==> v39 <==
Design Circle_Area_Calculator, start of the top module:
module Circle_Area_Calculator(clk, rst, radius, area);
  input wire clk, rst;
  input wire [31:0] radius;
  output reg [31:0] area;
  wire [31:0] Square_radius, Result;
  parameter Pi = 32'b01000000010010010000111111010000;
  FloatMultiplier_rounding FM0(.Multiplicand(radius), .Multiplier(radius), .Result(Square_radius));
  FloatMultiplier_rounding FM1(.Multiplicand(Square_radius), .Multiplier(Pi), .Result(Result));
  always @(posedge clk) begin
	if(rst) begin
		area[31:0] <= 1'b0;
	end else begin
		area[31:0] <= Result[31:0];
	end
  end
endmodule
==> flow/config.mk <==
export PLATFORM = sky130hd
export DESIGN_NAME = Circle_Area_Calculator
export DESIGN_NICKNAME = Circle_Area_Calculator
export VERILOG_FILES = /design/flow/design.v
export SDC_FILE = /design/flow/constraint.sdc
export NUM_CORES = 4
export LEC_CHECK = 0
export ABC_AREA = 1
export CAP_MARGIN = 5
export CORE_MARGIN = 2
export CORE_UTILIZATION = 72
export CTS_CLUSTER_DIAMETER = 219
export CTS_CLUSTER_SIZE = 82
export GPL_TIMING_DRIVEN = 1
export HOLD_SLACK_MARGIN = -0.09
export MAX_ROUTING_LAYER = met4
export PLACE_DENSITY_LB_ADDON = 0.01
export SETUP_SLACK_MARGIN = -0.45
export SLEW_MARGIN = 20
==> flow/constraint.sdc <==
create_clock -name core_clock -period 24.4 [get_ports {clk}]
set_input_delay 4.8800 -clock core_clock [delete_from_list [all_inputs] [get_ports {clk}]]
set_output_delay 4.8800 -clock core_clock [all_outputs]
set_load 0.01 [all_outputs]
run.sh (not shown) runs the stock make flow with config.mk's settings and CLKGATE_MAP_FILE=.
==> v29 (differences from v39) <==
==> flow/config.mk (replaced) <==
export PLATFORM = sky130hd
export DESIGN_NAME = Circle_Area_Calculator
export DESIGN_NICKNAME = Circle_Area_Calculator
export VERILOG_FILES = /design/flow/design.v
export SDC_FILE = /design/flow/constraint.sdc
export NUM_CORES = 4
export LEC_CHECK = 0
export ABC_AREA = 1
export CAP_MARGIN = 5
export CORE_ASPECT_RATIO = 0.92
export CORE_MARGIN = 2
export CORE_UTILIZATION = 72
export CTS_CLUSTER_DIAMETER = 140
export CTS_CLUSTER_SIZE = 100
export MAX_ROUTING_LAYER = met4
export SETUP_SLACK_MARGIN = 1.43
export SLEW_MARGIN = 20
==> flow/constraint.sdc (replaced) <==
create_clock -name core_clock -period 16.2 [get_ports {clk}]
set_input_delay 3.2400 -clock core_clock [delete_from_list [all_inputs] [get_ports {clk}]]
set_output_delay 3.2400 -clock core_clock [all_outputs]
set_load 0.01 [all_outputs]
==> v12 (differences from v39) <==
==> flow/config.mk (replaced) <==
export PLATFORM = sky130hd
export DESIGN_NAME = Circle_Area_Calculator
export DESIGN_NICKNAME = Circle_Area_Calculator
export VERILOG_FILES = /design/flow/design.v
export SDC_FILE = /design/flow/constraint.sdc
export NUM_CORES = 4
export LEC_CHECK = 0
export ABC_AREA = 1
export CAP_MARGIN = 20
export CORE_MARGIN = 2
export CORE_UTILIZATION = 72
export CTS_CLUSTER_DIAMETER = 353
export CTS_CLUSTER_SIZE = 15
export MAX_ROUTING_LAYER = met4
export SLEW_MARGIN = 20
==> flow/constraint.sdc (replaced) <==
create_clock -name core_clock -period 27.6 [get_ports {clk}]
set_input_delay 5.5200 -clock core_clock [delete_from_list [all_inputs] [get_ports {clk}]]
set_output_delay 5.5200 -clock core_clock [all_outputs]
set_load 0.01 [all_outputs]
==> v25 (differences from v39) <==
==> flow/config.mk (replaced) <==
export PLATFORM = sky130hd
export DESIGN_NAME = Circle_Area_Calculator
export DESIGN_NICKNAME = Circle_Area_Calculator
export VERILOG_FILES = /design/flow/design.v
export SDC_FILE = /design/flow/constraint.sdc
export NUM_CORES = 4
export LEC_CHECK = 0
export CAP_MARGIN = 20
export CORE_MARGIN = 2
export CORE_UTILIZATION = 65
export MAX_ROUTING_LAYER = met4
export SLEW_MARGIN = 20
==> flow/constraint.sdc (replaced) <==
create_clock -name core_clock -period 26.9 [get_ports {clk}]
set_input_delay 5.3800 -clock core_clock [delete_from_list [all_inputs] [get_ports {clk}]]
set_output_delay 5.3800 -clock core_clock [all_outputs]
set_load 0.01 [all_outputs]
==> qor summary <==
quantity	v29	v12	v25	v39
Critical Path RT	-	27.79 ns	27.04 ns	-
Mean instance size in the synthesized netlist	6.43 um^2	6.43 um^2	7.51 um^2	6.43 um^2
Number of standard cells after synthesis	5045	5045	4297	5045
Number of standard-cell rows in the floorplan	74	77	81	77
Clock slew seen by the registers of the worst setup and hold paths	-	0.05 ns	0.05 ns	-
Count of buffers added by post-CTS timing repair for setup	-	0	64	83
Result of the run	stopped before the end	no timing/DRC/antenna violations	failed layout checks	stopped before the end
Failing step	detailed placement	-	-	global routing
Layout check failures	-	-	setup timing	-
Depth of the worst hold-timing path	-	7	3	-
Crit Path Category	-	input port to flip-flop	input port to flip-flop	-
Cell area after technology mapping	0.0324 mm^2	0.0324 mm^2	0.0323 mm^2	0.0324 mm^2
Simple-gate portion of the synthesized area	0.206	0.206	0.192	0.206
Layout clock area frac	-	0.00397	0.00341	-
Total count of max-transition violations in the final report	-	0	0	-
Worst slew margin relative to its limit	-	0.464	0.273	-
DP Area	-	0.0355 mm^2	0.0401 mm^2	0.0409 mm^2
Worst setup path endpoint	-	area[28]$_SDFF_PP0_	area[30]$_SDFF_PP0_	-
Seq area share	-	0.0171	0.0147	-
Critical path startpoint	-	radius[2]	radius[5]	-
Fill count	-	3376	2974	-
Final Hold Viols	-	0	0	-
Endpoint with the worst hold slack	-	area[30]$_SDFF_PP0_	area[16]$_SDFF_PP0_	-
Routed Wire Length	-	84.8 mm	104 mm	-
Largest buffer count on any clock path	-	2	2	2
Number of iterations in the first detailed-routing pass	-	6	8	-
Worst setup timing slack at the placement stage	-	-0.257 ns	-1.78 ns	-3.50 ns
Most common cell in the netlist	sky130_fd_sc_hd__inv_1	sky130_fd_sc_hd__inv_1	sky130_fd_sc_hd__ha_1	sky130_fd_sc_hd__inv_1
